==> 04-05: inputs <==
==> flow/design.v <==
module CS(clk, reset, X, Y);
	input clk, reset; 
	input [7:0] X;
	output [9:0] Y;
	reg [9:0] X1,X2, X3, X4, X5, X6, X7, X8, X9;
	wire[9:0] avg_w;
	reg [9:0] avg;
	reg [9:0] appr;
	wire[9:0] Y_keep_w;
	reg [9:0] Y;
	reg [12:0] avg_dividend;
	reg [12:0] Y_dividend;
	reg [12:0] total_num;
	reg [9:0] least;
	wire [12:0] avg_dis = 13'd9;
	wire [12:0] Y_dis = 13'd8;
	always @(negedge clk) begin
		if(reset) begin
			X1 <= 0; X2 <= 0; X3 <= 0; X4 <= 0; X5 <= 0; X6 <= 0; X7 <= 0; X8 <= 0; X9 <= 0;
			avg_dividend <= 0;
			total_num <= 0;
		end  
		else begin 
			if (total_num < 9)
				total_num <= total_num + 1;
			X1 <= X2;
			X2 <= X3;
			X3 <= X4;
			X4 <= X5;
			X5 <= X6;
			X6 <= X7;
			X7 <= X8;
			X8 <= X9;
			X9 <= X;
			avg_dividend <= X2+X3+X4+X5+X6+X7+X8+X9+X; 	
		end  
	end  
	calc c1(avg_dividend, avg_dis, avg_w);
	always @(*) begin
		avg = avg_w;
		appr = X1;
		least = 1000;
		if( (avg >= X1) && (avg - X1) < least) begin
			appr = X1;
			least = avg - X1;
		end
		if(avg >= X2 && (avg - X2) < least) begin
			appr = X2;
			least = avg - X2;
		end
		if(avg >= X3 && (avg - X3) < least) begin
			appr = X3;
			least = avg - X3;
		end
		if(avg >= X4 && (avg - X4) < least) begin
			appr = X4;
			least = avg - X4;
		end
		if(avg >= X5 && (avg - X5) < least) begin
			appr = X5;
			least = avg - X5;
		end
		if(avg >= X6 && (avg - X6) < least) begin
			appr = X6;
			least = avg - X6;
		end
		if(avg >= X7 && (avg - X7) < least) begin
			appr = X7;
			least = avg - X7;
		end
		if(avg >= X8 && (avg - X8) < least) begin
			appr = X8;
			least = avg - X8;
		end
		if(avg >= X9 && (avg - X9) < least) begin
			appr = X9;
			least = avg - X9;
		end
		Y_dividend = avg_dividend + avg_dis*appr;
	end  
	calc c2(Y_dividend, Y_dis, Y_keep_w);	
	always @(posedge clk) begin
		if (total_num >= 9)
			Y <= Y_keep_w;
	end 
endmodule
module  calc
    #(parameter width=13)   
	(dividend, divisor, merchant);
	input [width-1:0]       dividend;   
	input [width-1:0]       divisor;   
	output [width-1:0]      merchant;   
	reg [width-1:0]     	temp_dividend;  
	reg [width-1:0]      	temp_divisor;  
	reg [2*width-1:0]    	temp_did;
	reg [2*width-1:0]   	temp_dis;
	reg [width-1:0]      	merchant;   
	reg [width-1:0]      	remainder;   
	integer 		i;
    always @(*) begin
		temp_dividend = dividend;
		temp_divisor = divisor;	
	end
    always @(*) begin
		temp_did = {{width{1'b0}}, temp_dividend};
		temp_dis = {temp_divisor, {width{1'b0}}};
		for(i = 0; i < width; i = i +1) begin
			temp_did = temp_did << 1;
			if(temp_did >= temp_dis) 
				temp_did = temp_did - temp_dis + 1'b1;
			else 
				temp_did = temp_did;
		end  
		merchant = temp_did[width-1:0];
		remainder = temp_did[width*2-1: width];
	end  
endmodule
==> flow/run.sh <==
#!/bin/bash
# the make line also repeats each setting of config.mk as NAME=value (left out here)
make -C /OpenROAD-flow-scripts/flow DESIGN_CONFIG=/design/flow/config.mk WORK_HOME=/design/flow/orfs CLKGATE_MAP_FILE= finish
==> flow/config.mk <==
export PLATFORM = sky130hd
export DESIGN_NAME = CS
export DESIGN_NICKNAME = CS
export VERILOG_FILES = /design/flow/design.v
export SDC_FILE = /design/flow/constraint.sdc
export NUM_CORES = 4
export LEC_CHECK = 0
export ABC_AREA = 1
export CAP_MARGIN = 20
export CORE_ASPECT_RATIO = 1.56
export CORE_MARGIN = 2
export CORE_UTILIZATION = 72
export CTS_CLUSTER_DIAMETER = 341
export CTS_CLUSTER_SIZE = 99
export PLACE_DENSITY_LB_ADDON = 0.07
export SETUP_SLACK_MARGIN = 2.45
export SLEW_MARGIN = 20
==> flow/constraint.sdc <==
create_clock -name core_clock -period 13.5 [get_ports {clk}]
set_input_delay 2.7000 -clock core_clock [delete_from_list [all_inputs] [get_ports {clk}]]
set_output_delay 2.7000 -clock core_clock [all_outputs]
set_load 0.01 [all_outputs]
==> inputs of 04-16, as changes to 04-05 <==
Settings changed: ABC_AREA 1 to not set, CORE_ASPECT_RATIO 1.56 to not set, CORE_UTILIZATION 72 to 66, CTS_CLUSTER_DIAMETER 341 to not set, CTS_CLUSTER_SIZE 99 to not set, PLACE_DENSITY_LB_ADDON 0.07 to not set, SETUP_SLACK_MARGIN 2.45 to not set.
==> flow/constraint.sdc (replaced) <==
create_clock -name core_clock -period 38.2 [get_ports {clk}]
set_input_delay 7.6400 -clock core_clock [delete_from_list [all_inputs] [get_ports {clk}]]
set_output_delay 7.6400 -clock core_clock [all_outputs]
set_load 0.01 [all_outputs]
==> notes <==
04-05 ended with an error in detailed placement (3_5_place_dp). 04-16 aborted during clock tree synthesis (4_1_cts) with DPL-0038.
Die size: 04-05 is smaller than 04-16 (about 10%).
Against 04-05, the synthesized cell count of 04-16 is smaller by about 15%.
Area after synthesis: 04-16 is larger than 04-05 (2.2%).
==> figures <==
item                                                                        04-05                           04-16
Result of the run                                       aborted with a tool error       aborted with a tool error
Last stage reached                              detailed placement (3_5_place_dp)  clock tree synthesis (4_1_cts)
Number of instances in the synthesized netlist                               2329                            1987
Routability-driven placement congestion ratio                               1.036                           1.043
Area fraction in mux cells                                                     0%                          4.766%
Seq share, synth                                                           14.43%                          14.12%
Xor/xnor share of the synthesized area                                     5.855%                          5.830%
Core region area                                                      21380 sq um                     23540 sq um
Basic Gates by Area                                                        30.29%                          20.56%
Unique cell type count in the Yosys netlist                                    64                             112
Yosys stat cell total                                                        2329                            1987
Row Count                                                                      67                              56
Adder-cell share of the synthesized area                                   24.36%                          24.01%
Chip Area, Yosys                                                      15530 sq um                     15880 sq um
Complex Gates by Area                                                      14.03%                          24.87%
Post-synthesis cell area                                              15530 sq um                     15880 sq um

* * *

==> run a <==
Starts from the design.v that is shown in full above.
clock: 68.7 ns
lec_check: 0
cap_margin: 20
core_margin: 2
core_utilization: 40
slew_margin: 20
run.sh (not shown) runs the stock make flow with config.mk's settings and CLKGATE_MAP_FILE=.
==> run b (differences from run a) <==
--- a/flow/config.mk
+++ b/flow/config.mk
@@ -5,7 +5,11 @@
 export SDC_FILE = /design/flow/constraint.sdc
 export NUM_CORES = 4
 export LEC_CHECK = 0
+export ABC_AREA = 1
 export CAP_MARGIN = 20
 export CORE_MARGIN = 2
-export CORE_UTILIZATION = 40
+export CORE_UTILIZATION = 72
+export CTS_CLUSTER_SIZE = 36
+export PLACE_DENSITY_LB_ADDON = 0.28
 export SLEW_MARGIN = 20
+export TNS_END_PERCENT = 5
==> flow/constraint.sdc (replaced) <==
create_clock -name core_clock -period 55.4 [get_ports {clk}]
set_input_delay 11.0800 -clock core_clock [delete_from_list [all_inputs] [get_ports {clk}]]
set_output_delay 11.0800 -clock core_clock [all_outputs]
set_load 0.01 [all_outputs]
==> run c (differences from run a) <==
==> flow/config.mk (replaced) <==
export PLATFORM = sky130hd
export DESIGN_NAME = CS
export DESIGN_NICKNAME = CS
export VERILOG_FILES = /design/flow/design.v
export SDC_FILE = /design/flow/constraint.sdc
export NUM_CORES = 4
export LEC_CHECK = 0
export CAP_MARGIN = 0
export CORE_MARGIN = 2
export CORE_UTILIZATION = 72
export CTS_CLUSTER_DIAMETER = 363
export CTS_CLUSTER_SIZE = 57
export PLACE_DENSITY_LB_ADDON = 0.0
export SETUP_SLACK_MARGIN = 3.47
export SLEW_MARGIN = 20
==> flow/constraint.sdc (replaced) <==
create_clock -name core_clock -period 11.8 [get_ports {clk}]
set_input_delay 2.3600 -clock core_clock [delete_from_list [all_inputs] [get_ports {clk}]]
set_output_delay 2.3600 -clock core_clock [all_outputs]
set_load 0.01 [all_outputs]
==> comparison table <==
quantity                                                                run a                   run c                       run b
Initial standard-cell utilization of the core                           40.8%                   73.0%                       73.7%
Adder-cell area share of the yosys netlist                              24.0%                   24.0%                       24.4%
Syn avg cell area                                                    7.99 um2                7.99 um2                    6.67 um2
Number of sinks driven by the clock tree                                  107                       -                         107
Area share of and-or/or-and cells after synthesis                       24.9%                   24.9%                       14.0%
Netlist area before placement                                       15900 um2               15900 um2                   15500 um2
# rows                                                                     72                      54                          53
Num CTS Buffers                                                             9                       -                           9
Number of library cell types mapped by synthesis                          112                     112                          64
Post-synthesis chip area from yosys                                 15900 um2               15900 um2                   15500 um2
Sequential share of the synthesized area                                14.1%                   14.1%                       14.4%
Die H                                                                  203 um                  153 um                      151 um
Mux cell area share after synthesis                                     4.77%                   4.77%                          0%
Result of the run                            no timing/DRC/antenna violations  stopped before the end      stopped before the end
Failing step                                                                -            3_5_place_dp                     5_1_grt
Hold bufs inserted after CTS                                                0                       -                           0
Simple-gate share of the synthesized area                               20.6%                   20.6%                       30.3%
Cell area reported after detailed placement                         17000 um2                       -                   16700 um2
Clock Root Buffer                                  sky130_fd_sc_hd__clkbuf_16                       -  sky130_fd_sc_hd__clkbuf_16
Overall die width                                                      203 um                  153 um                      151 um

* * *

==> run X <==
// CS: RTL as listed in full above, without the edits since
Settings: LEC_CHECK=0, CAP_MARGIN=20, CORE_MARGIN=2, CORE_UTILIZATION=40, GPL_TIMING_DRIVEN=0, MAX_ROUTING_LAYER=met4, MIN_ROUTING_LAYER=met2, SLEW_MARGIN=5, TNS_END_PERCENT=85; clock period 70.0 ns.
==> run H (differences from run X) <==
Settings changed: CORE_UTILIZATION 40 to 72, CTS_CLUSTER_SIZE set to 50, GPL_TIMING_DRIVEN 0 to not set, MAX_ROUTING_LAYER met4 to not set, MIN_ROUTING_LAYER met2 to not set, SETUP_SLACK_MARGIN set to 3.12, SLEW_MARGIN 5 to 20, TNS_END_PERCENT 85 to not set.
==> flow/constraint.sdc (replaced) <==
create_clock -name core_clock -period 11.8 [get_ports {clk}]
set_input_delay 2.3600 -clock core_clock [delete_from_list [all_inputs] [get_ports {clk}]]
set_output_delay 2.3600 -clock core_clock [all_outputs]
set_load 0.01 [all_outputs]
==> comparison <==
- Run X went through all stages and came out clean. Run H did not get past detailed placement (3_5_place_dp), error DPL-0038.
- Die area: run H is smaller than run X (44%).
- Synthesized cell count is the same in run X and run H.
- In area after synthesis, run X and run H do not differ.

* * *

==> wip/willow <==
Starts from the design.v that is shown in full above.
Settings: LEC_CHECK=0, ABC_AREA=1, CAP_MARGIN=20, CORE_MARGIN=2, CORE_UTILIZATION=72, SLEW_MARGIN=20; clock period 71.4 ns.
==> wip/juniper: changes against wip/willow <==
Settings changed: ABC_AREA 1 to unset, CORE_UTILIZATION 72 to 40, MAX_ROUTING_LAYER set to met4, SLEW_MARGIN 20 to 5, TNS_END_PERCENT set to 85.
==> flow/constraint.sdc (replaced) <==
create_clock -name core_clock -period 70.0 [get_ports {clk}]
set_input_delay 14.0000 -clock core_clock [delete_from_list [all_inputs] [get_ports {clk}]]
set_output_delay 14.0000 -clock core_clock [all_outputs]
set_load 0.01 [all_outputs]
==> wip/lagoon: changes against wip/willow <==
Settings changed: CORE_ASPECT_RATIO set to 1.54, CTS_CLUSTER_DIAMETER set to 348, CTS_CLUSTER_SIZE set to 97, SETUP_SLACK_MARGIN set to 2.93, TNS_END_PERCENT set to 5.
==> flow/constraint.sdc (replaced) <==
create_clock -name core_clock -period 30.5 [get_ports {clk}]
set_input_delay 6.1000 -clock core_clock [delete_from_list [all_inputs] [get_ports {clk}]]
set_output_delay 6.1000 -clock core_clock [all_outputs]
set_load 0.01 [all_outputs]
==> wip/tundra: changes against wip/willow <==
Settings changed: CORE_ASPECT_RATIO set to 0.67, CTS_CLUSTER_DIAMETER set to 341, CTS_CLUSTER_SIZE set to 99, SETUP_SLACK_MARGIN set to 2.45.
==> flow/constraint.sdc (replaced) <==
create_clock -name core_clock -period 13.5 [get_ports {clk}]
set_input_delay 2.7000 -clock core_clock [delete_from_list [all_inputs] [get_ports {clk}]]
set_output_delay 2.7000 -clock core_clock [all_outputs]
set_load 0.01 [all_outputs]
==> impl_metrics.csv <==
group,metric,value,unit
outcome,status,"no timing/DRC/antenna violations",
clock_network,cts_buffers,9,
final_timing,skew,0.07124,ns
final_timing,slew-limit-headroom,36.82,%
place,dpl-instance-area,15970,sq um
finish,regArea,2242,sq um
logic_synthesis,synth_cell_type_count,64,
logic_synthesis,yosys.area_share.simple,30.29,%
clock_network,htreeDepth,3,
flow_run,cap_viol_max_count,0,
global_route,grtUsageMet1,45.64,%
final_timing,holdWs,0.4225,ns
logic_synthesis,logic_family,"simple AND/OR/NAND/NOR gates",
critical_path,path_max_fanout,35,
the above is filed under wip/willow

==> impl_metrics.csv <==
group,metric,value,unit
logic_synthesis,logic_family,"simple AND/OR/NAND/NOR gates",
logic_synthesis,synth_cell_type_count,64,
logic_synthesis,ys_chip_area,15530,sq um
floorplanning,rows,66,
logic_synthesis,synth_top_flop_cell,"dfxtp_1",
logic_synthesis,synth_top_cell_by_count,"nand2_1",
place,io_buffers,19,
logic_synthesis,synth_top_area_share,15.46,%
floorplanning,chipArea,22790,sq um
floorplanning,fp_util,73.48,%
logic_synthesis,yosysWarnings,4,
place,globalplace.congestion,0.9999,
logic_synthesis,yosys.area_share.simple,30.29,%
floorplanning,die_h,186.3,um
floorplanning,num_io_pins,20,
outcome,status,"stopped before the end",
outcome,firstError,"[ERROR DPL-0033] detailed placement checks failed during check placement.",
logic_synthesis,common_cells,"512 x nand2_1, 387 x inv_1, 213 x nor2_1",
outcome,stop_stage,"3_5_place_dp",
the above is filed under wip/lagoon

==> impl_metrics.csv <==
group,metric,value,unit
logic_synthesis,yosys.area_share.simple,20.56,%
final_timing,skew,0.05191,ns
min_path,worstHoldStart,"total_num[10]",
flow_run,cap_viol_max_count,0,
final_timing,holdWs,0.4575,ns
finish,layout.nonclk_buf_share,4.803,%
finish,regArea,2245,sq um
clock_network,htreeDepth,3,
final_timing,slew-limit-headroom,30.34,%
logic_synthesis,synth_cell_type_count,112,
critical_path,path_max_fanout,15,
outcome,status,"no timing/DRC/antenna violations",
finish,comb_share,71.99,%
the above is filed under wip/juniper

==> impl_metrics.csv <==
group,metric,value,unit
outcome,status,"stopped before the end",
outcome,stop_stage,"3_5_place_dp",
outcome,firstError,"[ERROR DPL-0038] Utilization greater than 100%, impossible to legalize",
floorplanning,fp_util,74.23,%
logic_synthesis,synth_cell_type_count,64,
logic_synthesis,synth.area.top_cells,"ha_1 15%, dfxtp_1 13%, nand2_1 12%",
logic_synthesis,avgSynthCellArea,6.670,sq um
logic_synthesis,synth_top_flop_cell,"dfxtp_1",
logic_synthesis,logic_family,"simple AND/OR/NAND/NOR gates",
logic_synthesis,synth_top_cell_by_count,"nand2_1",
logic_synthesis,yosys.area_share.simple,30.29,%
logic_synthesis,synth_top_area_share,15.46,%
floorplanning,coreArea,20930,sq um
logic_synthesis,synthAdderAreaFrac,24.36,%
logic_synthesis,ys_sh_aoi,14.03,%
logic_synthesis,largest_area_cell,"ha_1",
floorplanning,die_w,183.5,um
place,io_buffers,19,
the above is filed under wip/tundra


* * *

==> trial 68: inputs <==
// CS: RTL as listed in full above, without the edits since
Settings: LEC_CHECK=0, CAP_MARGIN=0, CORE_MARGIN=2, CORE_UTILIZATION=72, CTS_CLUSTER_DIAMETER=394, CTS_CLUSTER_SIZE=50, PLACE_DENSITY_LB_ADDON=0.0, SETUP_SLACK_MARGIN=3.47, SLEW_MARGIN=20; clock period 11.8 ns.
==> inputs of build 48, as changes to trial 68 <==
- ABC_AREA: default -> 0
- CAP_MARGIN: 0 -> 20
- CORE_ASPECT_RATIO: default -> 1.19
- CORE_MARGIN: 2 -> 5
- CTS_CLUSTER_DIAMETER: 394 -> default
- CTS_CLUSTER_SIZE: 50 -> 98
- PLACE_DENSITY: default -> 0.42
- PLACE_DENSITY_LB_ADDON: 0.0 -> default
- SETUP_SLACK_MARGIN: 3.47 -> default
- TNS_END_PERCENT: default -> 15
==> flow/constraint.sdc (replaced) <==
create_clock -name core_clock -period 70.0 [get_ports {clk}]
set_input_delay 14.0000 -clock core_clock [delete_from_list [all_inputs] [get_ports {clk}]]
set_output_delay 14.0000 -clock core_clock [all_outputs]
set_load 0.01 [all_outputs]
==> inputs of trial 57, as changes to trial 68 <==
- CAP_MARGIN: 0 -> 20
- CORE_UTILIZATION: 72 -> 40
- CTS_CLUSTER_DIAMETER: 394 -> default
- CTS_CLUSTER_SIZE: 50 -> default
- PLACE_DENSITY_LB_ADDON: 0.0 -> default
- SETUP_SLACK_MARGIN: 3.47 -> default
==> flow/constraint.sdc (replaced) <==
create_clock -name core_clock -period 70.0 [get_ports {clk}]
set_input_delay 14.0000 -clock core_clock [delete_from_list [all_inputs] [get_ports {clk}]]
set_output_delay 14.0000 -clock core_clock [all_outputs]
set_load 0.01 [all_outputs]
==> flow_summary.ini <==
; physical design summary
[run_status]
status = complete, no violations

[die]
dieHeight_um = 203
dieArea_sq_mm = 0.0413

[placed_design]
place.gp.congestion = 0.953
# the run above: trial 57

==> flow_summary.ini <==
; physical design summary
[run_status]
status = complete, no violations

[placed_design]
place.gp.congestion = 1.00

[die]
dieArea_sq_mm = 0.0251
die_x_um = 146
# the run above: build 48

==> flow_summary.ini <==
; yosys + openroad results
[run_status]
status = stopped before the end
lastStage = 3_5_place_dp
error_line = [ERROR DPL-0038] Utilization greater than 100%, impossible to legalize

[die]
dieHeight_um = 153

[placed_design]
place.gp.congestion = 1.07

[logic_synthesis]
async_flop_share_pct = 0
# the run above: trial 68

